<file path="flow/design.v">
`default_nettype none
module toHex(
    input wire clk,
    input wire rst,
    input wire [3:0] value,
    output reg [7:0] hexChar
);
    always @(posedge clk) begin
        if (rst)
            hexChar <= "0";
        else
            hexChar <= (value <= 4'd9) ? 8'd48 + value : 8'd55 + value;
    end
endmodule
module flashNavigator
#(
  parameter STARTUP_WAIT = 32'd1000
)
(
    input wire clk,
    input wire rst,
    output reg flashClk,
    input wire flashMiso,
    output reg flashMosi,
    output reg flashCs,
    input wire [5:0] charAddress,
    output reg [7:0] charOutput,
    input wire btn1,
    input wire btn2
);
reg [23:0] readAddress;
localparam [7:0] command = 8'h03;
reg [7:0] currentByteOut;
reg [7:0] currentByteNum;
reg [255:0] dataIn;
reg [255:0] dataInBuffer;
localparam STATE_INIT_POWER = 8'd0;
localparam STATE_LOAD_CMD_TO_SEND = 8'd1;
localparam STATE_SEND = 8'd2;
localparam STATE_LOAD_ADDRESS_TO_SEND = 8'd3;
localparam STATE_READ_DATA = 8'd4;
localparam STATE_DONE = 8'd5;
reg [23:0] dataToSend;
reg [8:0] bitsToSend;
reg [32:0] counter;
reg [2:0] state;
reg [2:0] returnState;
reg dataReady;
always @(posedge clk) begin
if (rst) begin
  flashClk <= 0;
  flashMosi <= 0;
  flashCs <= 1;
  readAddress <= 0;
  currentByteOut <= 0;
  currentByteNum <= 0;
  dataIn <= 0;
  dataInBuffer <= 0;
  dataToSend <= 0;
  bitsToSend <= 0;
  counter <= 0;
  state <= 0;
  returnState <= 0;
  dataReady <= 0;
end
else
case (state)
  STATE_INIT_POWER: begin
    if (counter > STARTUP_WAIT && btn1 == 1 && btn2 == 1) begin
      state <= STATE_LOAD_CMD_TO_SEND;
      counter <= 32'b0;
      dataReady <= 0;
      currentByteNum <= 0;
      currentByteOut <= 0;
    end
    else
      counter <= counter + 1;
  end
  STATE_LOAD_CMD_TO_SEND: begin
      flashCs <= 0;
      dataToSend[23-:8] <= command;
      bitsToSend <= 8;
      state <= STATE_SEND;
      returnState <= STATE_LOAD_ADDRESS_TO_SEND;
  end
  STATE_SEND: begin
    if (counter == 32'd0) begin
      flashClk <= 0;
      flashMosi <= dataToSend[23];
      dataToSend <= {dataToSend[22:0],1'b0};
      bitsToSend <= bitsToSend - 1;
      counter <= 1;
    end
    else begin
      counter <= 32'd0;
      flashClk <= 1;
      if (bitsToSend == 0)
        state <= returnState;
    end
  end
  STATE_LOAD_ADDRESS_TO_SEND: begin
    dataToSend <= readAddress;
    bitsToSend <= 24;
    state <= STATE_SEND;
    returnState <= STATE_READ_DATA;
    currentByteNum <= 0;
  end
  STATE_READ_DATA: begin
    if (counter[0] == 1'd0) begin
      flashClk <= 0;
      counter <= counter + 1;
      if (counter[3:0] == 0 && counter > 0) begin
        dataIn[(currentByteNum << 3)+:8] <= currentByteOut;
        currentByteNum <= currentByteNum + 1;
        if (currentByteNum == 31)
          state <= STATE_DONE;
      end
    end
    else begin
      flashClk <= 1;
      currentByteOut <= {currentByteOut[6:0], flashMiso};
      counter <= counter + 1;
    end
  end
  STATE_DONE: begin
    dataReady <= 1;
    flashCs <= 1;
    dataInBuffer <= dataIn;
    counter <= STARTUP_WAIT;
    if (btn1 == 0) begin 
      readAddress <= readAddress + 24;
      state <= STATE_INIT_POWER;
    end
    else if (btn2 == 0) begin 
      readAddress <= readAddress - 24;
      state <= STATE_INIT_POWER;
    end
  end
  default: ;
endcase
end
wire [7:0] byteDisplayNumber;
wire lowerBit;
wire [7:0] hexCharOutput;
wire [3:0] currentHexVal;
reg [7:0] chosenByte;
wire [7:0] hexChar;
reg [3:0] addrNibble;
always @(*) begin
  case (4'd13 - charAddress[3:0])
    4'd0: addrNibble = readAddress[3:0];
    4'd1: addrNibble = readAddress[7:4];
    4'd2: addrNibble = readAddress[11:8];
    4'd3: addrNibble = readAddress[15:12];
    4'd4: addrNibble = readAddress[19:16];
    4'd5: addrNibble = readAddress[23:20];
    default: addrNibble = 4'd0;
  endcase
end
toHex hexConv(
clk,
rst,
addrNibble,
hexChar
);
always @(posedge clk) begin
if (rst) begin
  chosenByte <= 0;
  charOutput <= 0;
end
else begin
chosenByte <= dataInBuffer[(byteDisplayNumber << 3)+:8];
if (charAddress[5:4] == 2'b11) begin
  case (charAddress[3:0])
    0: charOutput <= "A";
    1: charOutput <= "d";
    2: charOutput <= "d";
    3: charOutput <= "r";
    4: charOutput <= ":";
    6: charOutput <= "0";
    7: charOutput <= "x";
    8,9,10,11,12,13: charOutput <= hexChar;
    15: charOutput <= dataReady ? " " : "L";
    default: charOutput <= " ";
  endcase
end
else
  charOutput <= hexCharOutput;
end
end
assign byteDisplayNumber = {3'b000, charAddress[5:1]};
assign lowerBit = charAddress[0];
assign currentHexVal = lowerBit ? chosenByte[3:0] : chosenByte[7:4];
toHex hexConvert(
clk,
rst,
currentHexVal,
hexCharOutput
);
endmodule
</file>
<file path="flow/run.sh">
#!/bin/bash
# the make line also repeats each setting of config.mk as NAME=value (left out here)
make -C /OpenROAD-flow-scripts/flow DESIGN_CONFIG=/design/flow/config.mk WORK_HOME=/design/flow/orfs CLKGATE_MAP_FILE= finish
</file>
<file path="flow/config.mk">
export PLATFORM = sky130hd
export DESIGN_NAME = flashNavigator
export DESIGN_NICKNAME = flashNavigator
export VERILOG_FILES = /design/flow/design.v
export SDC_FILE = /design/flow/constraint.sdc
export NUM_CORES = 4
export LEC_CHECK = 0
export CAP_MARGIN = 20
export CORE_MARGIN = 2
export CORE_UTILIZATION = 71
export SLEW_MARGIN = 20
</file>
<file path="flow/constraint.sdc">
create_clock -name core_clock -period 3.11 [get_ports {clk}]
set_input_delay 0.6220 -clock core_clock [delete_from_list [all_inputs] [get_ports {clk}]]
set_output_delay 0.6220 -clock core_clock [all_outputs]
set_load 0.01 [all_outputs]
</file>
==> impl_metrics.xml, run 1 <==
<?xml version="1.0" encoding="UTF-8"?>
<metrics>
  <group name="outcome">
    <metric name="outcome" unit="">finished clean</metric>
  </group>
  <group name="sta">
    <metric name="setup_total_negative_slack" unit="ns">0</metric>
    <metric name="finalMaxSlewViolations" unit="">0</metric>
    <metric name="timing.max_slew.rel_slack" unit="%">19.8</metric>
    <metric name="fin_crit" unit="ns">3.04</metric>
    <metric name="hold_violations" unit="">0</metric>
    <metric name="fin_ws" unit="ns">0.0707</metric>
    <metric name="layout_worst_path_cycle_share" unit="%">97.7</metric>
    <metric name="final.setup_skew" unit="ns">0.0166</metric>
    <metric name="fmaxAchievable" unit="MHz">329</metric>
    <metric name="setup_violators_final" unit="">0</metric>
    <metric name="worst_slew_pin_slew" unit="ns">1.20</metric>
  </group>
  <group name="placement">
    <metric name="post-place-ws" unit="ns">-0.447</metric>
    <metric name="dpl.hpwl" unit="µm">44800</metric>
    <metric name="dp.cells" unit="">3610</metric>
    <metric name="globalplace.congestion" unit="">0.872</metric>
    <metric name="placement.io_buffers" unit="">20</metric>
  </group>
  <group name="detailed_routing">
    <metric name="drc_errors" unit="">0</metric>
    <metric name="finalWirelength" unit="µm">72900</metric>
    <metric name="vias_per_cell" unit="">6.21</metric>
    <metric name="avgRoutedWirePerCell" unit="µm">19.6</metric>
    <metric name="drt-initial-drc-count" unit="">2216</metric>
    <metric name="drt.antenna.violating_nets" unit="">0</metric>
    <metric name="route.antenna.diode_count" unit="">0</metric>
    <metric name="vias_post_dr" unit="">23100</metric>
    <metric name="first_pass_iters" unit="">6</metric>
  </group>
  <group name="synthesis">
    <metric name="common_cells" unit="">754 x sky130_fd_sc_hd__nand2_1, 650 x sky130_fd_sc_hd__dfxtp_1, 453 x sky130_fd_sc_hd__a21oi_1</metric>
    <metric name="netlist_area" unit="µm²">27000</metric>
    <metric name="yosys.stat.chipArea" unit="µm²">27000</metric>
    <metric name="fp_nets" unit="">3211</metric>
    <metric name="ys_cells" unit="">3168</metric>
    <metric name="synth_instances" unit="">3168</metric>
    <metric name="enable_flop_cells" unit="">0</metric>
    <metric name="yosys_register_bits" unit="">650</metric>
    <metric name="ys_warn_count" unit="">2</metric>
    <metric name="netlist_top_cells_area" unit="">sky130_fd_sc_hd__dfxtp_1 48%, sky130_fd_sc_hd__nand2_1 10%, sky130_fd_sc_hd__a21oi_1 8.4%</metric>
    <metric name="yosys.area.top_type" unit="">sky130_fd_sc_hd__dfxtp_1</metric>
    <metric name="synth_dominant_cell_count" unit="">sky130_fd_sc_hd__nand2_1</metric>
    <metric name="yosysSeqAreaShare" unit="%">48.1</metric>
    <metric name="postSynth.topFlopCell" unit="">sky130_fd_sc_hd__dfxtp_1</metric>
    <metric name="post_synth_and_or_nand_nor_area_fraction" unit="%">18.6</metric>
    <metric name="synthXorXnorAreaFrac" unit="%">1.62</metric>
    <metric name="syn_avg_cell_area" unit="µm²">8.54</metric>
    <metric name="synth.lib_cells_used.distinct" unit="">64</metric>
    <metric name="compound_area_share" unit="%">14.1</metric>
    <metric name="yosysTopAreaCellShare" unit="%">48.1</metric>
    <metric name="synth.cellmix.adderShare" unit="%">1.51</metric>
    <metric name="synth-async-reset-ratio" unit="%">0</metric>
    <metric name="yosys-dominant-comb-family" unit="">simple AND/OR/NAND/NOR gates</metric>
    <metric name="mux_share" unit="%">12.4</metric>
  </group>
  <group name="run">
    <metric name="stage_log_warnings" unit="">39</metric>
    <metric name="drv_cap" unit="">0</metric>
  </group>
  <group name="clock_tree">
    <metric name="clockRootBuffer" unit="">sky130_fd_sc_hd__clkbuf_16</metric>
    <metric name="tritoncts" unit="">done</metric>
    <metric name="clock_sinks" unit="">650</metric>
    <metric name="cts_buffer_depth" unit="">3</metric>
    <metric name="clk_latency" unit="ns">0.63</metric>
    <metric name="cts-htree-levels" unit="">2</metric>
    <metric name="cts_buffers" unit="">61</metric>
    <metric name="worst_setup_hold_path_clk_slew" unit="ns">0.06</metric>
    <metric name="cts.repair_timing.setup_buffer_count" unit="">0</metric>
  </group>
  <group name="critical_path">
    <metric name="cpLargestDelayFamily" unit="">simple AND/OR/NAND/NOR gates</metric>
    <metric name="crit_path_cell_trace" unit="">inv_1 -&gt; ha_1 -&gt; nor2b_1 -&gt; nor2b_1 -&gt; ha_1 -&gt; nor2_1 -&gt; nand2_1 -&gt; nor2_2 -&gt; mux2i_1 -&gt; nor2_1</metric>
    <metric name="worst-path-stages" unit="">10</metric>
    <metric name="r2r_slack" unit="ns">0.07</metric>
    <metric name="worst_case_reg_to_reg_path_depth" unit="">10</metric>
    <metric name="critPathCapture" unit="">dataIn[144]</metric>
    <metric name="worst_setup_path_startpoint" unit="">currentByteNum[1]</metric>
    <metric name="worst-path-buf-inv" unit="">1</metric>
    <metric name="worst_setup_path_start_kind" unit="">flip-flop</metric>
    <metric name="worst_path_max_delay_cell" unit="">sky130_fd_sc_hd__nor2_2</metric>
    <metric name="worst_ep_required_time" unit="ns">3.60</metric>
    <metric name="rr_startpoint" unit="">currentByteNum[1]</metric>
    <metric name="cp.arrival" unit="ns">3.53</metric>
    <metric name="path_max_fanout" unit="">8</metric>
    <metric name="critPathMaxStageDelay" unit="ns">0.72</metric>
    <metric name="category_of_the_critical_setup_timing_path" unit="">reg -&gt; reg</metric>
    <metric name="cp-end-kind" unit="">flip-flop</metric>
    <metric name="regToRegEndpoint" unit="">dataIn[144]</metric>
  </group>
  <group name="die">
    <metric name="chip_area" unit="µm²">39700</metric>
    <metric name="core_util_floorplan" unit="%">72.0</metric>
    <metric name="coreArea" unit="µm²">37600</metric>
    <metric name="floorplan.die.height" unit="µm">199</metric>
    <metric name="rows" unit="">71</metric>
    <metric name="top_level_ports" unit="">22</metric>
    <metric name="die_width" unit="µm">199</metric>
  </group>
  <group name="power_and_ir_drop">
    <metric name="switchingPower" unit="W">0.00357</metric>
    <metric name="comb-power" unit="W">0.000498</metric>
    <metric name="clockNetworkPower" unit="W">0.00779</metric>
    <metric name="combinationalPowerShare" unit="%">3.0</metric>
    <metric name="power_top_consumer" unit="">registers</metric>
    <metric name="power.static_leakage" unit="nW">11.1</metric>
    <metric name="powerSeq" unit="W">0.00834</metric>
    <metric name="p_per_area" unit="nW/µm²">543</metric>
    <metric name="p_seq_share" unit="%">50.1</metric>
    <metric name="power.switching_fraction" unit="%">21.5</metric>
    <metric name="power_frac_clock" unit="%">46.9</metric>
    <metric name="p_int" unit="W">0.0131</metric>
    <metric name="irDropWorstVdd" unit="mV">0.545</metric>
    <metric name="final_total_power" unit="W">0.0166</metric>
  </group>
  <group name="global_route">
    <metric name="wire_length_of_the_first_global_routing_pass" unit="µm">117000</metric>
    <metric name="largest_net_degree_at_the_start_of_global_routing" unit="">217</metric>
    <metric name="first_global_vias" unit="">22500</metric>
    <metric name="grt_overflow_total" unit="">0</metric>
    <metric name="globalRouteTotalUtil" unit="%">37.1</metric>
    <metric name="antenna_found_initial" unit="">1</metric>
  </group>
  <group name="worst_hold_path">
    <metric name="holdCritStartpoint" unit="">dataIn[244]</metric>
    <metric name="hold_path_class" unit="">reg -&gt; reg</metric>
    <metric name="worst_hold_path.endpoint" unit="">dataInBuffer[244]</metric>
    <metric name="worst_hold_path.num_cells" unit="">2</metric>
  </group>
  <group name="final_layout">
    <metric name="post_synthesis_to_final_layout_area_growth" unit="%">13.2</metric>
    <metric name="nNetsFinal" unit="">3205</metric>
    <metric name="num-fill-cells" unit="">2401</metric>
    <metric name="ff_latch_area" unit="µm²">13000</metric>
    <metric name="final-comb-area" unit="µm²">13200</metric>
    <metric name="fin_util" unit="%">81.5</metric>
    <metric name="fin_cells" unit="">3720</metric>
  </group>
</metrics>
-- through the flow --
step,hold WS [ns],area [µm²]
finish,0.444,30600
global route,0.456,30600
CTS,0.449,30600
detailed placement,0.441,28500
global placement,0.431,28500
floorplan,0.428,27100
-- routing by layer --
| layer | GRT usage (%) | vias up | wire length (µm) |
|---|---|---|---|
| met3 | 5.69 | 219 | 6200 |
| met4 | 18.0 | 2 | 3220 |
| met1 | 47.6 | 11000 | 28400 |
| met2 | 61.5 | 1075 | 35100 |
| li1 | - | 10800 | - |
| met5 | 0 | - | 13 |
-- final cells by class --
type | instances | area share (%)
multi-input combinational | 2253 | 42.9
clock buffer | 86 | 5.78
timing repair buffer | 169 | 5.28
sequential | 650 | 42.5
tap | 511 | 2.09
clock inverter | 24 | 1.09
inverter | 27 | 0.331
-- what timing repair did --
action,CTS,global route
endpoints found under the hold margin,0,0
hold buffers,0,0
cloned,0,0
gates resized,4,13
endpoints found under the setup margin,17,61
==> run 2, diff against run 1 <==
- CORE_UTILIZATION: 71 -> 72
- CTS_CLUSTER_SIZE: unset -> 56
- GPL_TIMING_DRIVEN: unset -> 1
- MAX_ROUTING_LAYER: unset -> met5
- PLACE_DENSITY_LB_ADDON: unset -> 0.13
- SETUP_SLACK_MARGIN: unset -> 0.23
- SLEW_MARGIN: 20 -> 40
- TNS_END_PERCENT: unset -> 100
- clock period: 3.11 -> 2.7 ns (I/O delays scaled with it)
==> impl_metrics.xml, run 2 <==
<?xml version="1.0" encoding="UTF-8"?>
<metrics>
  <group name="synthesis">
    <metric name="syn_avg_cell_area" unit="µm²">8.54</metric>
    <metric name="synth.cellmix.adderShare" unit="%">1.51</metric>
    <metric name="synthXorXnorAreaFrac" unit="%">1.62</metric>
    <metric name="ys_warn_count" unit="">2</metric>
    <metric name="synth-async-reset-ratio" unit="%">0</metric>
    <metric name="yosys.stat.chipArea" unit="µm²">27000</metric>
    <metric name="synth.lib_cells_used.distinct" unit="">64</metric>
    <metric name="common_cells" unit="">754 x sky130_fd_sc_hd__nand2_1, 650 x sky130_fd_sc_hd__dfxtp_1, 453 x sky130_fd_sc_hd__a21oi_1</metric>
    <metric name="post_synth_and_or_nand_nor_area_fraction" unit="%">18.6</metric>
    <metric name="yosys_register_bits" unit="">650</metric>
    <metric name="compound_area_share" unit="%">14.1</metric>
    <metric name="netlist_top_cells_area" unit="">sky130_fd_sc_hd__dfxtp_1 48%, sky130_fd_sc_hd__nand2_1 10%, sky130_fd_sc_hd__a21oi_1 8.4%</metric>
    <metric name="yosys-dominant-comb-family" unit="">simple AND/OR/NAND/NOR gates</metric>
    <metric name="yosysTopAreaCellShare" unit="%">48.1</metric>
    <metric name="yosys.area.top_type" unit="">sky130_fd_sc_hd__dfxtp_1</metric>
    <metric name="postSynth.topFlopCell" unit="">sky130_fd_sc_hd__dfxtp_1</metric>
    <metric name="synth_dominant_cell_count" unit="">sky130_fd_sc_hd__nand2_1</metric>
    <metric name="ys_cells" unit="">3168</metric>
    <metric name="synth_instances" unit="">3168</metric>
    <metric name="yosysSeqAreaShare" unit="%">48.1</metric>
    <metric name="netlist_area" unit="µm²">27000</metric>
    <metric name="fp_nets" unit="">3211</metric>
    <metric name="enable_flop_cells" unit="">0</metric>
    <metric name="mux_share" unit="%">12.4</metric>
  </group>
  <group name="critical_path">
    <metric name="worst_setup_path_startpoint" unit="">currentByteNum[1]</metric>
    <metric name="cp.arrival" unit="ns">3.79</metric>
    <metric name="r2r_slack" unit="ns">-0.57</metric>
    <metric name="path_max_fanout" unit="">5</metric>
    <metric name="worst-path-buf-inv" unit="">5</metric>
    <metric name="critPathMaxStageDelay" unit="ns">1.05</metric>
    <metric name="worst_case_reg_to_reg_path_depth" unit="">13</metric>
    <metric name="worst-path-stages" unit="">13</metric>
    <metric name="critPathCapture" unit="">dataIn[94]</metric>
    <metric name="crit_path_cell_trace" unit="">inv_2 -&gt; ha_4 -&gt; nor2b_4 -&gt; nor2b_4 -&gt; ha_4 -&gt; inv_2 -&gt; nor2_2 -&gt; buf_6 -&gt; nand2_8 -&gt; buf_12 -&gt; buf_16 -&gt; o21ai_0 -&gt; a21oi_1</metric>
    <metric name="rr_startpoint" unit="">currentByteNum[1]</metric>
    <metric name="category_of_the_critical_setup_timing_path" unit="">reg -&gt; reg</metric>
    <metric name="cp-end-kind" unit="">flip-flop</metric>
    <metric name="worst_setup_path_start_kind" unit="">flip-flop</metric>
    <metric name="regToRegEndpoint" unit="">dataIn[94]</metric>
    <metric name="worst_path_max_delay_cell" unit="">sky130_fd_sc_hd__o21ai_0</metric>
    <metric name="cpLargestDelayFamily" unit="">AND-OR/OR-AND gates</metric>
    <metric name="worst_ep_required_time" unit="ns">3.22</metric>
  </group>
  <group name="sta">
    <metric name="finalMaxSlewViolations" unit="">0</metric>
    <metric name="fmaxAchievable" unit="MHz">306</metric>
    <metric name="timing.max_slew.rel_slack" unit="%">6.78</metric>
    <metric name="final.setup_skew" unit="ns">0.0530</metric>
    <metric name="layout_worst_path_cycle_share" unit="%">121</metric>
    <metric name="rsz0062_at_grt" unit="">true</metric>
    <metric name="setup_violators_final" unit="">4</metric>
    <metric name="fin_crit" unit="ns">3.27</metric>
    <metric name="fin_ws" unit="ns">-0.569</metric>
    <metric name="worst_slew_pin_slew" unit="ns">1.38</metric>
    <metric name="hold_violations" unit="">0</metric>
    <metric name="hold_ws" unit="ns">0.280</metric>
  </group>
  <group name="detailed_routing">
    <metric name="drt-initial-drc-count" unit="">5003</metric>
    <metric name="drc_errors" unit="">0</metric>
    <metric name="vias_per_cell" unit="">7.36</metric>
    <metric name="first_pass_iters" unit="">14</metric>
    <metric name="finalWirelength" unit="µm">109000</metric>
    <metric name="vias_post_dr" unit="">28100</metric>
    <metric name="drt.antenna.violating_nets" unit="">0</metric>
    <metric name="avgRoutedWirePerCell" unit="µm">28.5</metric>
  </group>
  <group name="power_and_ir_drop">
    <metric name="power_frac_clock" unit="%">47.2</metric>
    <metric name="switchingPower" unit="W">0.00454</metric>
    <metric name="irDropWorstVdd" unit="mV">0.646</metric>
    <metric name="comb-power" unit="W">0.000709</metric>
    <metric name="p_per_area" unit="nW/µm²">581</metric>
    <metric name="clockNetworkPower" unit="W">0.00922</metric>
    <metric name="combinationalPowerShare" unit="%">3.6</metric>
    <metric name="p_seq_share" unit="%">49.2</metric>
    <metric name="powerSeq" unit="W">0.00960</metric>
    <metric name="power.static_leakage" unit="nW">12.2</metric>
    <metric name="power.switching_fraction" unit="%">23.2</metric>
    <metric name="p_int" unit="W">0.0150</metric>
    <metric name="power_top_consumer" unit="">registers</metric>
  </group>
  <group name="worst_hold_path">
    <metric name="hold_path_class" unit="">in -&gt; reg</metric>
    <metric name="worst_hold_path.num_cells" unit="">2</metric>
    <metric name="worst_hold_path.endpoint" unit="">bitsToSend[0]</metric>
    <metric name="holdCritStartpoint" unit="">rst</metric>
  </group>
  <group name="clock_tree">
    <metric name="clk_latency" unit="ns">0.69</metric>
    <metric name="cts_buffers" unit="">60</metric>
    <metric name="tritoncts" unit="">done</metric>
    <metric name="worst_setup_hold_path_clk_slew" unit="ns">0.08</metric>
    <metric name="cts-htree-levels" unit="">2</metric>
    <metric name="clockRootBuffer" unit="">sky130_fd_sc_hd__clkbuf_16</metric>
    <metric name="clock_sinks" unit="">650</metric>
    <metric name="cts_buffer_depth" unit="">3</metric>
    <metric name="cts-hold-fix-buffers" unit="">0</metric>
  </group>
  <group name="global_route">
    <metric name="globalRouteTotalUtil" unit="%">43.0</metric>
    <metric name="wire_length_of_the_first_global_routing_pass" unit="µm">132000</metric>
    <metric name="antenna_found_initial" unit="">16</metric>
    <metric name="grt_overflow_total" unit="">0</metric>
    <metric name="largest_net_degree_at_the_start_of_global_routing" unit="">205</metric>
    <metric name="first_global_vias" unit="">24900</metric>
  </group>
  <group name="die">
    <metric name="coreArea" unit="µm²">36800</metric>
    <metric name="top_level_ports" unit="">22</metric>
    <metric name="rows" unit="">70</metric>
    <metric name="chip_area" unit="µm²">39100</metric>
    <metric name="die_width" unit="µm">198</metric>
    <metric name="core_util_floorplan" unit="%">73.5</metric>
    <metric name="floorplan.die.height" unit="µm">198</metric>
  </group>
  <group name="final_layout">
    <metric name="nNetsFinal" unit="">3341</metric>
    <metric name="num-fill-cells" unit="">1281</metric>
    <metric name="fin_cells" unit="">3824</metric>
    <metric name="post_synthesis_to_final_layout_area_growth" unit="%">24.3</metric>
  </group>
  <group name="placement">
    <metric name="globalplace.congestion" unit="">0.886</metric>
    <metric name="dp.cells" unit="">3626</metric>
    <metric name="dpl.hpwl" unit="µm">46100</metric>
    <metric name="post-place-ws" unit="ns">-0.731</metric>
    <metric name="placement.io_buffers" unit="">20</metric>
  </group>
  <group name="outcome">
    <metric name="outcome" unit="">finished with violations</metric>
    <metric name="check.faults" unit="">setup timing</metric>
  </group>
  <group name="run">
    <metric name="drv_cap" unit="">0</metric>
    <metric name="stage_log_warnings" unit="">46</metric>
  </group>
</metrics>
run 2: repair_timing:
| action | CTS | global route |
|---|---|---|
| cloned | 3 | 11 |
| setup endpoints to repair | 270 | 300 |
| resized | 55 | 285 |
| pin swaps | 27 | 92 |
| buffers inserted | 30 | 33 |
run 2: area by class of cell:
type                            count  area, µm²  share of cell area (%)
Clock buffer                       86       1760                    5.23
Clock inverter                     26        343                    1.02
Tap cell                          468        586                    1.74
Sequential cell                   650      13000                    38.8
Multi-Input combinational cell   2253      14600                    43.4
Timing Repair Buffer              306       3160                    9.39
Inverter                           27        118                   0.350
Antenna cell                        8       20.0                  0.0596
run 2: layer usage:
layer	wire (µm)	GRT usage, %	vias to the layer above
li1	-	-	11100
met1	33900	50.3	12800
met2	45400	69.7	2949
met3	17100	9.79	1308
met4	12600	31.3	18
met5	175	0	-
run 2: per-stage QoR:
stage          setup TNS, ns  utilization [%]  power, W  area [µm²]
2_1_floorplan         -0.366                -    0.0102       27600
3_3_place_gp           -7.13             79.5    0.0104       29300
3_5_place_dp           -8.68             79.5    0.0104       29300
4_1_cts                    0             87.0    0.0192       32000
5_1_grt               -0.954             91.3    0.0198       33600
6_report              -0.841             91.4    0.0195       33600
==> run 3, diff against run 2 <==
- CORE_UTILIZATION: 72 -> 68
- CTS_CLUSTER_SIZE: 56 -> unset
- GPL_TIMING_DRIVEN: 1 -> unset
- MAX_ROUTING_LAYER: met5 -> unset
- PLACE_DENSITY: unset -> 0.6
- PLACE_DENSITY_LB_ADDON: 0.13 -> unset
- SETUP_SLACK_MARGIN: 0.23 -> unset
- SLEW_MARGIN: 40 -> 20
- TNS_END_PERCENT: 100 -> unset
- clock period: 2.7 -> 4.18 ns (I/O delays scaled with it)
==> impl_metrics.xml, run 3 <==
<?xml version="1.0" encoding="UTF-8"?>
<metrics>
  <group name="synthesis">
    <metric name="yosys_register_bits" unit="">650</metric>
    <metric name="yosysTopAreaCellShare" unit="%">48.1</metric>
    <metric name="compound_area_share" unit="%">14.1</metric>
    <metric name="ys_warn_count" unit="">2</metric>
    <metric name="syn_avg_cell_area" unit="µm²">8.54</metric>
    <metric name="yosys.area.top_type" unit="">sky130_fd_sc_hd__dfxtp_1</metric>
    <metric name="synth-async-reset-ratio" unit="%">0</metric>
    <metric name="synth.cellmix.adderShare" unit="%">1.51</metric>
    <metric name="common_cells" unit="">754 x sky130_fd_sc_hd__nand2_1, 650 x sky130_fd_sc_hd__dfxtp_1, 453 x sky130_fd_sc_hd__a21oi_1</metric>
    <metric name="ys_cells" unit="">3168</metric>
    <metric name="yosys-dominant-comb-family" unit="">simple AND/OR/NAND/NOR gates</metric>
    <metric name="fp_nets" unit="">3211</metric>
    <metric name="postSynth.topFlopCell" unit="">sky130_fd_sc_hd__dfxtp_1</metric>
    <metric name="yosys.stat.chipArea" unit="µm²">27000</metric>
    <metric name="synth.lib_cells_used.distinct" unit="">64</metric>
    <metric name="synth_dominant_cell_count" unit="">sky130_fd_sc_hd__nand2_1</metric>
    <metric name="synth_instances" unit="">3168</metric>
    <metric name="synthXorXnorAreaFrac" unit="%">1.62</metric>
    <metric name="enable_flop_cells" unit="">0</metric>
    <metric name="post_synth_and_or_nand_nor_area_fraction" unit="%">18.6</metric>
    <metric name="netlist_area" unit="µm²">27000</metric>
    <metric name="mux_share" unit="%">12.4</metric>
    <metric name="yosysSeqAreaShare" unit="%">48.1</metric>
    <metric name="netlist_top_cells_area" unit="">sky130_fd_sc_hd__dfxtp_1 48%, sky130_fd_sc_hd__nand2_1 10%, sky130_fd_sc_hd__a21oi_1 8.4%</metric>
  </group>
  <group name="placement">
    <metric name="placement.io_buffers" unit="">20</metric>
    <metric name="globalplace.congestion" unit="">0.917</metric>
    <metric name="dpl.hpwl" unit="µm">42600</metric>
  </group>
  <group name="critical_path">
    <metric name="critPathMaxStageDelay" unit="ns">0.65</metric>
    <metric name="critPathCapture" unit="">dataIn[138]</metric>
    <metric name="worst_case_reg_to_reg_path_depth" unit="">11</metric>
    <metric name="regToRegEndpoint" unit="">dataIn[138]</metric>
    <metric name="cp.arrival" unit="ns">4.18</metric>
    <metric name="worst-path-stages" unit="">11</metric>
    <metric name="cp-end-kind" unit="">flip-flop</metric>
    <metric name="category_of_the_critical_setup_timing_path" unit="">reg -&gt; reg</metric>
    <metric name="worst_path_max_delay_cell" unit="">sky130_fd_sc_hd__nor4_2</metric>
    <metric name="rr_startpoint" unit="">currentByteNum[0]</metric>
    <metric name="worst_setup_path_startpoint" unit="">currentByteNum[0]</metric>
    <metric name="crit_path_cell_trace" unit="">inv_1 -&gt; ha_1 -&gt; nor2b_1 -&gt; nor2b_1 -&gt; ha_1 -&gt; nor4_2 -&gt; nand3_1 -&gt; nor2_1 -&gt; buf_4 -&gt; mux2i_1 -&gt; nor2_1</metric>
    <metric name="worst_ep_required_time" unit="ns">4.69</metric>
    <metric name="r2r_slack" unit="ns">0.51</metric>
    <metric name="worst-path-buf-inv" unit="">2</metric>
    <metric name="cpLargestDelayFamily" unit="">simple AND/OR/NAND/NOR gates</metric>
    <metric name="path_max_fanout" unit="">10</metric>
    <metric name="worst_setup_path_start_kind" unit="">flip-flop</metric>
  </group>
  <group name="die">
    <metric name="core_util_floorplan" unit="%">68.6</metric>
    <metric name="rows" unit="">73</metric>
    <metric name="coreArea" unit="µm²">39500</metric>
    <metric name="top_level_ports" unit="">22</metric>
    <metric name="die_width" unit="µm">203</metric>
    <metric name="floorplan.die.height" unit="µm">203</metric>
    <metric name="chip_area" unit="µm²">41400</metric>
  </group>
  <group name="global_route">
    <metric name="antenna_found_initial" unit="">0</metric>
    <metric name="largest_net_degree_at_the_start_of_global_routing" unit="">257</metric>
    <metric name="grt_overflow_total" unit="">0</metric>
    <metric name="wire_length_of_the_first_global_routing_pass" unit="µm">114000</metric>
    <metric name="first_global_vias" unit="">21600</metric>
    <metric name="globalRouteTotalUtil" unit="%">34.7</metric>
  </group>
  <group name="detailed_routing">
    <metric name="route.antenna.diode_count" unit="">0</metric>
    <metric name="drt-initial-drc-count" unit="">2146</metric>
    <metric name="drt.antenna.violating_nets" unit="">0</metric>
    <metric name="vias_post_dr" unit="">22400</metric>
    <metric name="dr_wl_met2" unit="µm">34600</metric>
    <metric name="m1WireLength" unit="µm">29500</metric>
    <metric name="drc_errors" unit="">0</metric>
    <metric name="met3_length" unit="µm">4800</metric>
    <metric name="avgRoutedWirePerCell" unit="µm">19.6</metric>
    <metric name="highest_layer" unit="">met4</metric>
    <metric name="first_pass_iters" unit="">5</metric>
    <metric name="vias_per_cell" unit="">6.12</metric>
    <metric name="finalWirelength" unit="µm">71500</metric>
  </group>
  <group name="power_and_ir_drop">
    <metric name="final_total_power" unit="W">0.0124</metric>
    <metric name="p_int" unit="W">0.00974</metric>
    <metric name="power.switching_fraction" unit="%">21.3</metric>
    <metric name="clockNetworkPower" unit="W">0.00584</metric>
    <metric name="power_top_consumer" unit="">registers</metric>
    <metric name="combinationalPowerShare" unit="%">2.7</metric>
    <metric name="comb-power" unit="W">0.000332</metric>
    <metric name="power.static_leakage" unit="nW">10.6</metric>
    <metric name="p_seq_share" unit="%">50.1</metric>
    <metric name="powerSeq" unit="W">0.00620</metric>
    <metric name="switchingPower" unit="W">0.00264</metric>
    <metric name="p_per_area" unit="nW/µm²">415</metric>
    <metric name="power_frac_clock" unit="%">47.2</metric>
    <metric name="irDropWorstVdd" unit="mV">0.447</metric>
  </group>
  <group name="sta">
    <metric name="setup_violators_final" unit="">0</metric>
    <metric name="timing.max_slew.rel_slack" unit="%">32.6</metric>
    <metric name="setup_total_negative_slack" unit="ns">0</metric>
    <metric name="final.setup_skew" unit="ns">0.0231</metric>
    <metric name="rsz0062_at_grt" unit="">false</metric>
    <metric name="finalMaxSlewViolations" unit="">0</metric>
    <metric name="layout_worst_path_cycle_share" unit="%">87.9</metric>
    <metric name="fmaxAchievable" unit="MHz">272</metric>
    <metric name="hold_ws" unit="ns">0.446</metric>
    <metric name="hold_violations" unit="">0</metric>
    <metric name="worst_slew_pin_slew" unit="ns">1.01</metric>
    <metric name="fin_crit" unit="ns">3.67</metric>
  </group>
  <group name="outcome">
    <metric name="outcome" unit="">finished clean</metric>
  </group>
  <group name="clock_tree">
    <metric name="cts-hold-fix-buffers" unit="">0</metric>
    <metric name="cts-htree-levels" unit="">2</metric>
    <metric name="clk_latency" unit="ns">0.64</metric>
    <metric name="cts_buffers" unit="">61</metric>
    <metric name="clockRootBuffer" unit="">sky130_fd_sc_hd__clkbuf_16</metric>
    <metric name="worst_setup_hold_path_clk_slew" unit="ns">0.06</metric>
    <metric name="cts.repair_timing.setup_buffer_count" unit="">0</metric>
    <metric name="cts_resized" unit="">0</metric>
    <metric name="clock_sinks" unit="">650</metric>
    <metric name="tritoncts" unit="">done</metric>
    <metric name="cts_buffer_depth" unit="">3</metric>
  </group>
  <group name="run">
    <metric name="drv_cap" unit="">0</metric>
    <metric name="stage_log_warnings" unit="">42</metric>
  </group>
  <group name="worst_hold_path">
    <metric name="worst_hold_path.endpoint" unit="">dataInBuffer[128]</metric>
    <metric name="hold_path_class" unit="">reg -&gt; reg</metric>
    <metric name="holdCritStartpoint" unit="">dataIn[128]</metric>
    <metric name="worst_hold_path.num_cells" unit="">2</metric>
  </group>
  <group name="final_layout">
    <metric name="post_synthesis_to_final_layout_area_growth" unit="%">10.2</metric>
    <metric name="num-fill-cells" unit="">2869</metric>
    <metric name="fin_util" unit="%">75.6</metric>
    <metric name="nNetsFinal" unit="">3125</metric>
  </group>
</metrics>
run 3: per-stage QoR:
step	instance area (µm²)	worst slack, ns	std cells
floorplan	27100	0.133	3168
global placement	27600	0.161	3543
detailed placement	27600	0.129	3543
CTS	29800	0.495	3655
global route	29800	0.270	3656
finish	29800	0.507	3656
run 3: cell type report:
cell class | count | area, µm² | share of cell area, %
multi-input cells | 2253 | 13100 | 43.8
flip-flops and latches | 650 | 13000 | 43.6
clock buffers | 93 | 1870 | 6.27
repair buffers | 89 | 836 | 2.80
well taps | 525 | 657 | 2.20
clock inverters | 19 | 277 | 0.928
inverters | 27 | 101 | 0.340
run 3: routing by layer:
metal	vias up	global-route usage, %
li1	10600	-
met1	10800	45.2
met2	806	58.6
met3	154	4.84
met4	0	13.3
met5	-	0
==> run 4, diff against run 3 <==
- ABC_AREA: unset -> 1
- CAP_MARGIN: 20 -> 35
- CELL_PAD_IN_SITES_GLOBAL_PLACEMENT: unset -> 3
- CORE_ASPECT_RATIO: unset -> 1.1
- CORE_MARGIN: 2 -> 10
- CORE_UTILIZATION: 68 -> 53
- CTS_CLUSTER_SIZE: unset -> 56
- GPL_ROUTABILITY_DRIVEN: unset -> 1
- GPL_TIMING_DRIVEN: unset -> 1
- HOLD_SLACK_MARGIN: unset -> -0.02
- MAX_ROUTING_LAYER: unset -> met5
- PLACE_DENSITY: 0.6 -> unset
- PLACE_DENSITY_LB_ADDON: unset -> 0.12
- SETUP_SLACK_MARGIN: unset -> 0.5
- SLEW_MARGIN: 20 -> 10
- TNS_END_PERCENT: unset -> 100
- clock period: 4.18 -> 8.65 ns (I/O delays scaled with it)
==> impl_metrics.xml, run 4 <==
<?xml version="1.0" encoding="UTF-8"?>
<metrics>
  <group name="outcome">
    <metric name="outcome" unit="">stopped before the end</metric>
    <metric name="haltStage" unit="">3_1_place_gp_skip_io</metric>
    <metric name="stop_error" unit="">[ERROR FLW-0024] Place density exceeds 1.0 (current PLACE_DENSITY_LB_ADDON =  0.12). Please check if the value of  PLACE_DENSITY_LB_ADDON is between 0 and 0.99.</metric>
  </group>
  <group name="synthesis">
    <metric name="post_synth_and_or_nand_nor_area_fraction" unit="%">28.3</metric>
    <metric name="synth.cellmix.adderShare" unit="%">1.33</metric>
    <metric name="common_cells" unit="">1139 x sky130_fd_sc_hd__nand2_1, 650 x sky130_fd_sc_hd__dfxtp_1, 625 x sky130_fd_sc_hd__a21oi_1</metric>
    <metric name="synthXorXnorAreaFrac" unit="%">0.740</metric>
    <metric name="ys_warn_count" unit="">2</metric>
    <metric name="postSynth.topFlopCell" unit="">sky130_fd_sc_hd__dfxtp_1</metric>
    <metric name="yosys_register_bits" unit="">650</metric>
    <metric name="enable_flop_cells" unit="">0</metric>
    <metric name="syn_avg_cell_area" unit="µm²">6.78</metric>
    <metric name="yosys.stat.chipArea" unit="µm²">30600</metric>
    <metric name="yosys-dominant-comb-family" unit="">simple AND/OR/NAND/NOR gates</metric>
    <metric name="compound_area_share" unit="%">19.0</metric>
    <metric name="synth_instances" unit="">4515</metric>
    <metric name="synth.lib_cells_used.distinct" unit="">51</metric>
    <metric name="ys_cells" unit="">4515</metric>
    <metric name="yosys.area.top_type" unit="">sky130_fd_sc_hd__dfxtp_1</metric>
    <metric name="mux_share" unit="%">0.0654</metric>
    <metric name="netlist_top_cells_area" unit="">sky130_fd_sc_hd__dfxtp_1 43%, sky130_fd_sc_hd__nand2_1 14%, sky130_fd_sc_hd__a21oi_1 10%</metric>
    <metric name="fp_nets" unit="">4558</metric>
    <metric name="yosysTopAreaCellShare" unit="%">42.5</metric>
    <metric name="synth_dominant_cell_count" unit="">sky130_fd_sc_hd__nand2_1</metric>
    <metric name="netlist_area" unit="µm²">30600</metric>
    <metric name="synth-async-reset-ratio" unit="%">0</metric>
    <metric name="yosysSeqAreaShare" unit="%">42.5</metric>
  </group>
  <group name="die">
    <metric name="chip_area" unit="µm²">67800</metric>
    <metric name="floorplan.die.height" unit="µm">272</metric>
    <metric name="coreArea" unit="µm²">57200</metric>
    <metric name="die_width" unit="µm">249</metric>
    <metric name="rows" unit="">92</metric>
    <metric name="core_util_floorplan" unit="%">53.5</metric>
  </group>
</metrics>
==> run 5, diff against run 4 <==
- ABC_AREA: 1 -> unset
- CAP_MARGIN: 35 -> 20
- CELL_PAD_IN_SITES_GLOBAL_PLACEMENT: 3 -> unset
- CORE_ASPECT_RATIO: 1.1 -> unset
- CORE_MARGIN: 10 -> 2
- CORE_UTILIZATION: 53 -> 72
- CTS_CLUSTER_DIAMETER: unset -> 105
- CTS_CLUSTER_SIZE: 56 -> unset
- GPL_ROUTABILITY_DRIVEN: 1 -> unset
- GPL_TIMING_DRIVEN: 1 -> unset
- HOLD_SLACK_MARGIN: -0.02 -> unset
- MAX_ROUTING_LAYER: met5 -> unset
- PLACE_DENSITY: unset -> 0.36
- PLACE_DENSITY_LB_ADDON: 0.12 -> unset
- SETUP_SLACK_MARGIN: 0.5 -> 0.77
- SLEW_MARGIN: 10 -> 20
- TNS_END_PERCENT: 100 -> unset
- clock period: 8.65 -> 2.7 ns (I/O delays scaled with it)
==> impl_metrics.xml, run 5 <==
<?xml version="1.0" encoding="UTF-8"?>
<metrics>
  <group name="outcome">
    <metric name="outcome" unit="">finished with violations</metric>
    <metric name="check.faults" unit="">setup timing</metric>
  </group>
  <group name="synthesis">
    <metric name="enable_flop_cells" unit="">0</metric>
    <metric name="yosys.stat.chipArea" unit="µm²">27000</metric>
    <metric name="common_cells" unit="">754 x sky130_fd_sc_hd__nand2_1, 650 x sky130_fd_sc_hd__dfxtp_1, 453 x sky130_fd_sc_hd__a21oi_1</metric>
    <metric name="synth.cellmix.adderShare" unit="%">1.51</metric>
    <metric name="post_synth_and_or_nand_nor_area_fraction" unit="%">18.6</metric>
    <metric name="postSynth.topFlopCell" unit="">sky130_fd_sc_hd__dfxtp_1</metric>
    <metric name="compound_area_share" unit="%">14.1</metric>
    <metric name="netlist_top_cells_area" unit="">sky130_fd_sc_hd__dfxtp_1 48%, sky130_fd_sc_hd__nand2_1 10%, sky130_fd_sc_hd__a21oi_1 8.4%</metric>
    <metric name="yosys_register_bits" unit="">650</metric>
    <metric name="yosysSeqAreaShare" unit="%">48.1</metric>
    <metric name="yosys.area.top_type" unit="">sky130_fd_sc_hd__dfxtp_1</metric>
    <metric name="synthXorXnorAreaFrac" unit="%">1.62</metric>
    <metric name="fp_nets" unit="">3211</metric>
    <metric name="synth_dominant_cell_count" unit="">sky130_fd_sc_hd__nand2_1</metric>
    <metric name="yosys-dominant-comb-family" unit="">simple AND/OR/NAND/NOR gates</metric>
    <metric name="ys_warn_count" unit="">2</metric>
    <metric name="synth_instances" unit="">3168</metric>
    <metric name="synth.lib_cells_used.distinct" unit="">64</metric>
    <metric name="ys_cells" unit="">3168</metric>
    <metric name="synth-async-reset-ratio" unit="%">0</metric>
    <metric name="syn_avg_cell_area" unit="µm²">8.54</metric>
    <metric name="yosysTopAreaCellShare" unit="%">48.1</metric>
    <metric name="netlist_area" unit="µm²">27000</metric>
    <metric name="mux_share" unit="%">12.4</metric>
  </group>
  <group name="die">
    <metric name="rows" unit="">70</metric>
    <metric name="coreArea" unit="µm²">36800</metric>
    <metric name="floorplan.die.height" unit="µm">198</metric>
    <metric name="core_util_floorplan" unit="%">73.5</metric>
    <metric name="die_width" unit="µm">198</metric>
    <metric name="chip_area" unit="µm²">39100</metric>
    <metric name="top_level_ports" unit="">22</metric>
  </group>
  <group name="critical_path">
    <metric name="worst_ep_required_time" unit="ns">3.25</metric>
    <metric name="path_max_fanout" unit="">8</metric>
    <metric name="worst_case_reg_to_reg_path_depth" unit="">13</metric>
    <metric name="regToRegEndpoint" unit="">dataIn[232]</metric>
    <metric name="cpLargestDelayFamily" unit="">simple AND/OR/NAND/NOR gates</metric>
    <metric name="crit_path_cell_trace" unit="">nor4_4 -&gt; nand4_1 -&gt; buf_4 -&gt; o311ai_4 -&gt; buf_12 -&gt; buf_4 -&gt; nor2_4 -&gt; nand2_8 -&gt; buf_12 -&gt; buf_12 -&gt; nor2_4 -&gt; nand2_2 -&gt; a21oi_2</metric>
    <metric name="rr_startpoint" unit="">counter[23]</metric>
    <metric name="cp.arrival" unit="ns">3.56</metric>
    <metric name="worst-path-stages" unit="">13</metric>
    <metric name="worst_path_max_delay_cell" unit="">sky130_fd_sc_hd__dfxtp_1</metric>
    <metric name="worst-path-buf-inv" unit="">5</metric>
    <metric name="cp-end-kind" unit="">flip-flop</metric>
    <metric name="critPathMaxStageDelay" unit="ns">0.44</metric>
    <metric name="critPathCapture" unit="">dataIn[232]</metric>
    <metric name="worst_setup_path_start_kind" unit="">flip-flop</metric>
    <metric name="worst_setup_path_startpoint" unit="">counter[23]</metric>
    <metric name="category_of_the_critical_setup_timing_path" unit="">reg -&gt; reg</metric>
    <metric name="r2r_slack" unit="ns">-0.30</metric>
    <metric name="worst_path_most_repeated_cell" unit="">sky130_fd_sc_hd__buf_12</metric>
  </group>
  <group name="power_and_ir_drop">
    <metric name="comb-power" unit="W">0.000683</metric>
    <metric name="irDropWorstVdd" unit="mV">0.927</metric>
    <metric name="power.switching_fraction" unit="%">23.6</metric>
    <metric name="power_frac_clock" unit="%">47.1</metric>
    <metric name="power.static_leakage" unit="nW">12.3</metric>
    <metric name="switchingPower" unit="W">0.00459</metric>
    <metric name="p_int" unit="W">0.0148</metric>
    <metric name="final_total_power" unit="W">0.0194</metric>
    <metric name="p_seq_share" unit="%">49.4</metric>
    <metric name="clockNetworkPower" unit="W">0.00914</metric>
    <metric name="power_top_consumer" unit="">registers</metric>
    <metric name="p_per_area" unit="nW/µm²">568</metric>
    <metric name="powerSeq" unit="W">0.00959</metric>
    <metric name="combinationalPowerShare" unit="%">3.5</metric>
  </group>
  <group name="global_route">
    <metric name="antenna_found_initial" unit="">10</metric>
    <metric name="first_global_vias" unit="">25800</metric>
    <metric name="wire_length_of_the_first_global_routing_pass" unit="µm">140000</metric>
    <metric name="largest_net_degree_at_the_start_of_global_routing" unit="">175</metric>
    <metric name="globalRouteTotalUtil" unit="%">45.6</metric>
    <metric name="grt_overflow_total" unit="">0</metric>
  </group>
  <group name="clock_tree">
    <metric name="clockRootBuffer" unit="">sky130_fd_sc_hd__clkbuf_16</metric>
    <metric name="cts_buffers" unit="">60</metric>
    <metric name="cts-hold-fix-buffers" unit="">0</metric>
    <metric name="cts_buffer_depth" unit="">3</metric>
    <metric name="cts-htree-levels" unit="">2</metric>
    <metric name="clk_latency" unit="ns">0.70</metric>
    <metric name="worst_setup_hold_path_clk_slew" unit="ns">0.07</metric>
    <metric name="clock_sinks" unit="">650</metric>
    <metric name="tritoncts" unit="">done</metric>
  </group>
  <group name="sta">
    <metric name="rsz0062_at_grt" unit="">true</metric>
    <metric name="fmaxAchievable" unit="MHz">333</metric>
    <metric name="fin_crit" unit="ns">3.00</metric>
    <metric name="layout_worst_path_cycle_share" unit="%">111</metric>
    <metric name="final.setup_skew" unit="ns">0.0508</metric>
    <metric name="fin_ws" unit="ns">-0.304</metric>
    <metric name="worst_slew_pin_slew" unit="ns">1.30</metric>
    <metric name="setup_violators_final" unit="">105</metric>
    <metric name="hold_violations" unit="">0</metric>
    <metric name="timing.max_slew.rel_slack" unit="%">12.9</metric>
    <metric name="hold_ws" unit="ns">0.318</metric>
    <metric name="finalMaxSlewViolations" unit="">0</metric>
  </group>
  <group name="detailed_routing">
    <metric name="drc_errors" unit="">0</metric>
    <metric name="drt.antenna.violating_nets" unit="">0</metric>
    <metric name="vias_post_dr" unit="">28800</metric>
    <metric name="drt-initial-drc-count" unit="">5947</metric>
    <metric name="finalWirelength" unit="µm">114000</metric>
    <metric name="vias_per_cell" unit="">7.56</metric>
    <metric name="first_pass_iters" unit="">13</metric>
    <metric name="avgRoutedWirePerCell" unit="µm">30.0</metric>
  </group>
  <group name="placement">
    <metric name="dpl.hpwl" unit="µm">45900</metric>
    <metric name="postPlaceCellArea" unit="µm²">29200</metric>
    <metric name="globalplace.congestion" unit="">0.872</metric>
    <metric name="placement.io_buffers" unit="">20</metric>
    <metric name="post-place-ws" unit="ns">-0.374</metric>
  </group>
  <group name="run">
    <metric name="drv_cap" unit="">0</metric>
    <metric name="stage_log_warnings" unit="">49</metric>
  </group>
  <group name="final_layout">
    <metric name="fin_util" unit="%">93.0</metric>
    <metric name="nNetsFinal" unit="">3335</metric>
    <metric name="post_synthesis_to_final_layout_area_growth" unit="%">26.5</metric>
    <metric name="num-fill-cells" unit="">1161</metric>
    <metric name="stdcell_area" unit="µm²">34200</metric>
  </group>
  <group name="worst_hold_path">
    <metric name="worst_hold_path.num_cells" unit="">2</metric>
    <metric name="holdCritStartpoint" unit="">rst</metric>
    <metric name="worst_hold_path.endpoint" unit="">hexConv.hexChar[0]</metric>
    <metric name="hold_path_class" unit="">in -&gt; reg</metric>
  </group>
</metrics>
## run 5: final cells by class
class	count	area, µm²	area share, %
diodes	4	10.0	0.0293
inverters	27	126	0.369
flip-flops and latches	650	13100	38.2
well taps	468	586	1.71
clock inverters	21	250	0.732
clock buffers	92	1800	5.27
multi-input cells	2257	15100	44.1
repair buffers	296	3290	9.62
## run 5: routing by layer
layer / share of wire, % / global-route usage, % / up-vias
met5: 0.043 / 0 / -
met4: 13 / 32.5 / 8
met3: 16 / 9.98 / 1486
met2: 42 / 74.5 / 3175
met1: 30 / 53.5 / 13100
li1: - / - / 11100
## run 5: per-stage QoR
step	instances	TNS, ns
2_1_floorplan	3168	-0.783
3_3_place_gp	3581	-1.57
3_5_place_dp	3581	-3.27
4_1_cts	3774	0
5_1_grt	3812	-7.54
6_report	3815	-7.19
## run 5: what timing repair did
action,4_1_cts,5_1_grt
endpoints found under the setup margin,538,570
hold endpoints to repair,0,0
gates cloned,11,10
resized,209,222
pin swaps,180,91
setup buffers,69,27
==> run 6, diff against run 5 <==
- ABC_AREA: unset -> 1
- CTS_CLUSTER_DIAMETER: 105 -> unset
- CTS_CLUSTER_SIZE: unset -> 10
- HOLD_SLACK_MARGIN: unset -> 0.3
- PLACE_DENSITY: 0.36 -> 0.6
- SETUP_SLACK_MARGIN: 0.77 -> 0.25
==> impl_metrics.xml, run 6 <==
<?xml version="1.0" encoding="UTF-8"?>
<metrics>
  <group name="final_layout">
    <metric name="fin_cells" unit="">5072</metric>
    <metric name="post_synthesis_to_final_layout_area_growth" unit="%">13.6</metric>
    <metric name="nNetsFinal" unit="">4560</metric>
    <metric name="fin_util" unit="%">82.9</metric>
  </group>
  <group name="sta">
    <metric name="layout_worst_path_cycle_share" unit="%">93.9</metric>
    <metric name="final.setup_skew" unit="ns">0.0236</metric>
    <metric name="hold_violations" unit="">0</metric>
    <metric name="hold_ws" unit="ns">0.451</metric>
    <metric name="rsz0062_at_grt" unit="">true</metric>
    <metric name="setup_violators_final" unit="">0</metric>
    <metric name="finalMaxSlewViolations" unit="">0</metric>
    <metric name="fmaxAchievable" unit="MHz">394</metric>
    <metric name="worst_slew_pin_slew" unit="ns">1.23</metric>
    <metric name="fin_crit" unit="ns">2.54</metric>
    <metric name="timing.max_slew.rel_slack" unit="%">18.1</metric>
  </group>
  <group name="detailed_routing">
    <metric name="avgRoutedWirePerCell" unit="µm">18.7</metric>
    <metric name="finalWirelength" unit="µm">94900</metric>
    <metric name="vias_post_dr" unit="">31600</metric>
    <metric name="vias_per_cell" unit="">6.22</metric>
    <metric name="drc_errors" unit="">0</metric>
    <metric name="drt-initial-drc-count" unit="">4475</metric>
    <metric name="drt.antenna.violating_nets" unit="">0</metric>
    <metric name="first_pass_iters" unit="">12</metric>
  </group>
  <group name="power_and_ir_drop">
    <metric name="p_seq_share" unit="%">40.7</metric>
    <metric name="clockNetworkPower" unit="W">0.00900</metric>
    <metric name="power.static_leakage" unit="nW">14.0</metric>
    <metric name="power.switching_fraction" unit="%">33.2</metric>
    <metric name="p_per_area" unit="nW/µm²">712</metric>
    <metric name="power_frac_clock" unit="%">36.3</metric>
    <metric name="powerSeq" unit="W">0.0101</metric>
    <metric name="combinationalPowerShare" unit="%">22.9</metric>
    <metric name="power_top_consumer" unit="">registers</metric>
    <metric name="switchingPower" unit="W">0.00823</metric>
    <metric name="comb-power" unit="W">0.00568</metric>
    <metric name="irDropWorstVdd" unit="mV">0.853</metric>
    <metric name="p_int" unit="W">0.0165</metric>
  </group>
  <group name="critical_path">
    <metric name="worst_path_max_delay_cell" unit="">sky130_fd_sc_hd__dfxtp_4</metric>
    <metric name="cp-end-kind" unit="">flip-flop</metric>
    <metric name="r2r_slack" unit="ns">0.16</metric>
    <metric name="critPathCapture" unit="">dataIn[223]</metric>
    <metric name="crit_path_cell_trace" unit="">inv_4 -&gt; ha_4 -&gt; nor3b_4 -&gt; ha_4 -&gt; inv_4 -&gt; nand2_4 -&gt; nor2_4 -&gt; nand4_1 -&gt; buf_4 -&gt; nor2_4 -&gt; buf_6 -&gt; nand3_4 -&gt; nand2_2 -&gt; a21oi_2</metric>
    <metric name="worst_setup_path_start_kind" unit="">flip-flop</metric>
    <metric name="regToRegEndpoint" unit="">dataIn[223]</metric>
    <metric name="worst_setup_path_startpoint" unit="">currentByteNum[1]</metric>
    <metric name="critPathMaxStageDelay" unit="ns">0.38</metric>
    <metric name="cpLargestDelayFamily" unit="">simple AND/OR/NAND/NOR gates</metric>
    <metric name="worst-path-stages" unit="">14</metric>
    <metric name="path_max_fanout" unit="">8</metric>
    <metric name="cp.arrival" unit="ns">3.00</metric>
    <metric name="category_of_the_critical_setup_timing_path" unit="">reg -&gt; reg</metric>
    <metric name="worst_ep_required_time" unit="ns">3.16</metric>
    <metric name="rr_startpoint" unit="">currentByteNum[1]</metric>
    <metric name="worst-path-buf-inv" unit="">4</metric>
    <metric name="worst_case_reg_to_reg_path_depth" unit="">14</metric>
  </group>
  <group name="synthesis">
    <metric name="ys_cells" unit="">4515</metric>
    <metric name="postSynth.topFlopCell" unit="">sky130_fd_sc_hd__dfxtp_1</metric>
    <metric name="common_cells" unit="">1139 x sky130_fd_sc_hd__nand2_1, 650 x sky130_fd_sc_hd__dfxtp_1, 625 x sky130_fd_sc_hd__a21oi_1</metric>
    <metric name="netlist_top_cells_area" unit="">sky130_fd_sc_hd__dfxtp_1 43%, sky130_fd_sc_hd__nand2_1 14%, sky130_fd_sc_hd__a21oi_1 10%</metric>
    <metric name="yosys.area.top_type" unit="">sky130_fd_sc_hd__dfxtp_1</metric>
    <metric name="syn_avg_cell_area" unit="µm²">6.78</metric>
    <metric name="synth.cellmix.adderShare" unit="%">1.33</metric>
    <metric name="compound_area_share" unit="%">19.0</metric>
    <metric name="synth-async-reset-ratio" unit="%">0</metric>
    <metric name="yosys.stat.chipArea" unit="µm²">30600</metric>
    <metric name="synth.lib_cells_used.distinct" unit="">51</metric>
    <metric name="mux_share" unit="%">0.0654</metric>
    <metric name="yosys_register_bits" unit="">650</metric>
    <metric name="synth_dominant_cell_count" unit="">sky130_fd_sc_hd__nand2_1</metric>
    <metric name="yosysSeqAreaShare" unit="%">42.5</metric>
    <metric name="yosys-dominant-comb-family" unit="">simple AND/OR/NAND/NOR gates</metric>
    <metric name="synth_instances" unit="">4515</metric>
    <metric name="netlist_area" unit="µm²">30600</metric>
    <metric name="fp_nets" unit="">4558</metric>
    <metric name="yosysTopAreaCellShare" unit="%">42.5</metric>
    <metric name="ys_warn_count" unit="">2</metric>
    <metric name="post_synth_and_or_nand_nor_area_fraction" unit="%">28.3</metric>
    <metric name="enable_flop_cells" unit="">0</metric>
    <metric name="synthXorXnorAreaFrac" unit="%">0.740</metric>
  </group>
  <group name="global_route">
    <metric name="largest_net_degree_at_the_start_of_global_routing" unit="">206</metric>
    <metric name="antenna_found_initial" unit="">2</metric>
    <metric name="wire_length_of_the_first_global_routing_pass" unit="µm">149000</metric>
    <metric name="first_global_vias" unit="">28600</metric>
    <metric name="grt_overflow_total" unit="">0</metric>
    <metric name="globalRouteTotalUtil" unit="%">41.8</metric>
  </group>
  <group name="clock_tree">
    <metric name="tritoncts" unit="">done</metric>
    <metric name="cts_buffers" unit="">76</metric>
    <metric name="clk_latency" unit="ns">0.62</metric>
    <metric name="clockRootBuffer" unit="">sky130_fd_sc_hd__clkbuf_16</metric>
    <metric name="clock_sinks" unit="">650</metric>
    <metric name="cts_buffer_depth" unit="">3</metric>
    <metric name="cts-htree-levels" unit="">3</metric>
    <metric name="worst_setup_hold_path_clk_slew" unit="ns">0.06</metric>
  </group>
  <group name="die">
    <metric name="coreArea" unit="µm²">41900</metric>
    <metric name="chip_area" unit="µm²">44200</metric>
    <metric name="floorplan.die.height" unit="µm">210</metric>
    <metric name="core_util_floorplan" unit="%">73.0</metric>
    <metric name="top_level_ports" unit="">22</metric>
    <metric name="die_width" unit="µm">210</metric>
    <metric name="rows" unit="">75</metric>
  </group>
  <group name="worst_hold_path">
    <metric name="holdCritStartpoint" unit="">dataInBuffer[143]</metric>
    <metric name="worst_hold_path.num_cells" unit="">2</metric>
    <metric name="hold_path_class" unit="">reg -&gt; reg</metric>
    <metric name="worst_hold_path.endpoint" unit="">dataInBuffer[143]</metric>
  </group>
  <group name="placement">
    <metric name="placement.io_buffers" unit="">20</metric>
    <metric name="dpl.hpwl" unit="µm">58700</metric>
    <metric name="dp.cells" unit="">4937</metric>
    <metric name="globalplace.congestion" unit="">0.965</metric>
  </group>
  <group name="outcome">
    <metric name="outcome" unit="">finished clean</metric>
  </group>
  <group name="run">
    <metric name="stage_log_warnings" unit="">48</metric>
    <metric name="drv_cap" unit="">0</metric>
  </group>
</metrics>
[run 6: final cells by class]
cell class	instances	area [µm²]
clock buffers	87	2010
fillers	2846	7180
repair buffers	241	2330
clock inverters	6	71.3
diodes	1	2.50
well taps	539	674
flip-flops and latches	650	13000
inverters	305	1200
multi-input cells	3243	15500
[run 6: routing by layer]
metal  up-vias  track usage (%)  wire length, µm
met5         -                0                7
met4         2             21.2             4960
met3       411             8.67            10500
met2      1938             65.9            42500
met1     14300             54.5            37000
li1      14900                -                -
[run 6: repair_timing]
item | in CTS | in global routing
setup endpoints to repair | 236 | 265
pin swaps | 12 | 17
cloned | 0 | 1
hold buffers | 1 | 0
resized | 18 | 57
buffers inserted | 27 | 12
hold endpoints to repair | 24 | 0
[run 6: stage by stage]
stage               instance area, µm²  setup WS, ns  setup TNS [ns]  power [W]
CTS                              34400         0.179               0     0.0242
detailed placement               32000        -0.309           -2.20     0.0153
global route                     34800        0.0834               0     0.0255
floorplan                        30700        0.0907               0     0.0136
global placement                 32000        -0.280           -1.64     0.0152
finish                           34800         0.164               0     0.0248
==> run 7, diff against run 6 <==
- ABC_AREA: 1 -> unset
- CELL_PAD_IN_SITES_GLOBAL_PLACEMENT: unset -> 2
- CORE_UTILIZATION: 72 -> 40
- CTS_CLUSTER_SIZE: 10 -> unset
- HOLD_SLACK_MARGIN: 0.3 -> unset
- PLACE_DENSITY: 0.6 -> unset
- PLACE_DENSITY_LB_ADDON: unset -> 0.05
- SETUP_SLACK_MARGIN: 0.25 -> unset
- clock period: 2.7 -> 10.0 ns (I/O delays scaled with it)
==> impl_metrics.xml, run 7 <==
<?xml version="1.0" encoding="UTF-8"?>
<metrics>
  <group name="critical_path">
    <metric name="worst-path-buf-inv" unit="">3</metric>
    <metric name="cp-end-kind" unit="">flip-flop</metric>
    <metric name="rr_startpoint" unit="">state[2]</metric>
    <metric name="worst_setup_path_start_kind" unit="">primary input</metric>
    <metric name="cp.arrival" unit="ns">5.38</metric>
    <metric name="critPathMaxStageDelay" unit="ns">0.49</metric>
    <metric name="worst_ep_required_time" unit="ns">10.49</metric>
    <metric name="worst_setup_path_startpoint" unit="">btn1</metric>
    <metric name="r2r_slack" unit="ns">6.09</metric>
    <metric name="worst-path-stages" unit="">12</metric>
    <metric name="crit_path_cell_trace" unit="">clkdlybuf4s50_1 -&gt; buf_4 -&gt; inv_1 -&gt; fa_1 -&gt; a211oi_1 -&gt; o21bai_1 -&gt; o211ai_1 -&gt; a311oi_1 -&gt; a41oi_1 -&gt; mux2i_1 -&gt; a21oi_1 -&gt; mux2_2</metric>
    <metric name="worst_case_reg_to_reg_path_depth" unit="">9</metric>
    <metric name="category_of_the_critical_setup_timing_path" unit="">in -&gt; reg</metric>
    <metric name="path_max_fanout" unit="">24</metric>
    <metric name="critPathCapture" unit="">readAddress[23]</metric>
    <metric name="regToRegEndpoint" unit="">dataIn[125]</metric>
  </group>
  <group name="global_route">
    <metric name="antenna_found_initial" unit="">3</metric>
    <metric name="first_global_vias" unit="">20600</metric>
    <metric name="wire_length_of_the_first_global_routing_pass" unit="µm">122000</metric>
    <metric name="globalRouteTotalUtil" unit="%">22.2</metric>
    <metric name="largest_net_degree_at_the_start_of_global_routing" unit="">195</metric>
  </group>
  <group name="die">
    <metric name="die_width" unit="µm">264</metric>
    <metric name="top_level_ports" unit="">22</metric>
    <metric name="core_util_floorplan" unit="%">40.3</metric>
    <metric name="chip_area" unit="µm²">69700</metric>
    <metric name="coreArea" unit="µm²">67000</metric>
    <metric name="floorplan.die.height" unit="µm">264</metric>
  </group>
  <group name="synthesis">
    <metric name="synth.lib_cells_used.distinct" unit="">64</metric>
    <metric name="yosys_register_bits" unit="">650</metric>
    <metric name="enable_flop_cells" unit="">0</metric>
    <metric name="syn_avg_cell_area" unit="µm²">8.54</metric>
    <metric name="mux_share" unit="%">12.4</metric>
    <metric name="yosys-dominant-comb-family" unit="">simple AND/OR/NAND/NOR gates</metric>
    <metric name="common_cells" unit="">754 x sky130_fd_sc_hd__nand2_1, 650 x sky130_fd_sc_hd__dfxtp_1, 453 x sky130_fd_sc_hd__a21oi_1</metric>
    <metric name="netlist_area" unit="µm²">27000</metric>
    <metric name="synth.cellmix.adderShare" unit="%">1.51</metric>
    <metric name="ys_cells" unit="">3168</metric>
    <metric name="netlist_top_cells_area" unit="">sky130_fd_sc_hd__dfxtp_1 48%, sky130_fd_sc_hd__nand2_1 10%, sky130_fd_sc_hd__a21oi_1 8.4%</metric>
    <metric name="compound_area_share" unit="%">14.1</metric>
    <metric name="yosysSeqAreaShare" unit="%">48.1</metric>
    <metric name="synthXorXnorAreaFrac" unit="%">1.62</metric>
    <metric name="synth_instances" unit="">3168</metric>
    <metric name="yosysTopAreaCellShare" unit="%">48.1</metric>
    <metric name="yosys.stat.chipArea" unit="µm²">27000</metric>
    <metric name="post_synth_and_or_nand_nor_area_fraction" unit="%">18.6</metric>
    <metric name="fp_nets" unit="">3211</metric>
    <metric name="synth_dominant_cell_count" unit="">sky130_fd_sc_hd__nand2_1</metric>
    <metric name="yosys.area.top_type" unit="">sky130_fd_sc_hd__dfxtp_1</metric>
    <metric name="ys_warn_count" unit="">2</metric>
  </group>
  <group name="clock_tree">
    <metric name="cts_buffer_depth" unit="">3</metric>
    <metric name="worst_setup_hold_path_clk_slew" unit="ns">0.06</metric>
    <metric name="cts_resized" unit="">0</metric>
    <metric name="cts-hold-fix-buffers" unit="">0</metric>
    <metric name="tritoncts" unit="">done</metric>
    <metric name="cts_buffers" unit="">74</metric>
    <metric name="clk_latency" unit="ns">0.62</metric>
    <metric name="cts.repair_timing.setup_buffer_count" unit="">0</metric>
    <metric name="cts-htree-levels" unit="">3</metric>
    <metric name="clock_sinks" unit="">650</metric>
    <metric name="clockRootBuffer" unit="">sky130_fd_sc_hd__clkbuf_16</metric>
  </group>
  <group name="detailed_routing">
    <metric name="finalWirelength" unit="µm">78000</metric>
    <metric name="drt.antenna.violating_nets" unit="">0</metric>
    <metric name="first_pass_iters" unit="">5</metric>
    <metric name="vias_per_cell" unit="">5.40</metric>
    <metric name="drt-initial-drc-count" unit="">1544</metric>
    <metric name="drc_errors" unit="">0</metric>
    <metric name="avgRoutedWirePerCell" unit="µm">19.6</metric>
    <metric name="vias_post_dr" unit="">21500</metric>
  </group>
  <group name="sta">
    <metric name="final.setup_skew" unit="ns">0.0265</metric>
    <metric name="fmaxAchievable" unit="MHz">204</metric>
    <metric name="hold_violations" unit="">0</metric>
    <metric name="setup_total_negative_slack" unit="ns">0</metric>
    <metric name="finalMaxSlewViolations" unit="">0</metric>
    <metric name="timing.max_slew.rel_slack" unit="%">24.9</metric>
    <metric name="rsz0062_at_grt" unit="">false</metric>
    <metric name="layout_worst_path_cycle_share" unit="%">48.9</metric>
    <metric name="setup_violators_final" unit="">0</metric>
    <metric name="worst_slew_pin_slew" unit="ns">1.13</metric>
    <metric name="fin_crit" unit="ns">4.89</metric>
  </group>
  <group name="power_and_ir_drop">
    <metric name="combinationalPowerShare" unit="%">2.5</metric>
    <metric name="power_frac_clock" unit="%">49.0</metric>
    <metric name="power.switching_fraction" unit="%">22.2</metric>
    <metric name="p_seq_share" unit="%">48.5</metric>
    <metric name="power.static_leakage" unit="nW">10.5</metric>
    <metric name="power_top_consumer" unit="">the clock network</metric>
    <metric name="powerSeq" unit="W">0.00259</metric>
    <metric name="p_int" unit="W">0.00417</metric>
    <metric name="irDropWorstVdd" unit="mV">0.148</metric>
    <metric name="p_per_area" unit="nW/µm²">178</metric>
  </group>
  <group name="final_layout">
    <metric name="stdcell_area" unit="µm²">30100</metric>
    <metric name="post_synthesis_to_final_layout_area_growth" unit="%">11.4</metric>
  </group>
  <group name="worst_hold_path">
    <metric name="holdCritStartpoint" unit="">dataIn[167]</metric>
    <metric name="worst_hold_path.num_cells" unit="">2</metric>
    <metric name="worst_hold_path.endpoint" unit="">dataInBuffer[167]</metric>
    <metric name="hold_path_class" unit="">reg -&gt; reg</metric>
  </group>
  <group name="placement">
    <metric name="globalplace.congestion" unit="">0.754</metric>
    <metric name="postPlaceCellArea" unit="µm²">27700</metric>
    <metric name="dpl.hpwl" unit="µm">44900</metric>
    <metric name="placement.io_buffers" unit="">20</metric>
  </group>
  <group name="run">
    <metric name="stage_log_warnings" unit="">41</metric>
    <metric name="drv_cap" unit="">0</metric>
  </group>
  <group name="outcome">
    <metric name="outcome" unit="">finished clean</metric>
  </group>
</metrics>
## run 7: area by class of cell
class / instances / area, µm²
fillers: 6625 / 36900
multi-input cells: 2253 / 13100
flip-flops and latches: 650 / 13000
clock buffers: 102 / 2130
well taps: 873 / 1090
repair buffers: 55 / 504
clock inverters: 26 / 208
inverters: 27 / 101
diodes: 1 / 2.50
## run 7: per-layer routing
layer	up-vias	wire, µm	track usage [%]
li1	10600	-	-
met1	10500	36500	30.3
met2	350	37000	37.0
met3	100	2770	3.05
met4	2	1720	5.91
met5	-	12	0
## run 7: stage by stage
step / worst slack, ns / hold slack, ns / std cells / utilization, % / power [W]
after floorplan: 4.20 / 0.428 / 3168 / - / 0.00275
after global placement: 4.54 / 0.433 / 3855 / 41.4 / 0.00278
after detailed placement: 4.49 / 0.438 / 3855 / 41.4 / 0.00279
after CTS: 5.11 / 0.434 / 3983 / 44.8 / 0.00544
after global routing: 4.84 / 0.453 / 3987 / 44.9 / 0.00555
final: 5.11 / 0.431 / 3987 / 44.9 / 0.00535
No activity file was given, so power comes from the tool's default toggle rates.
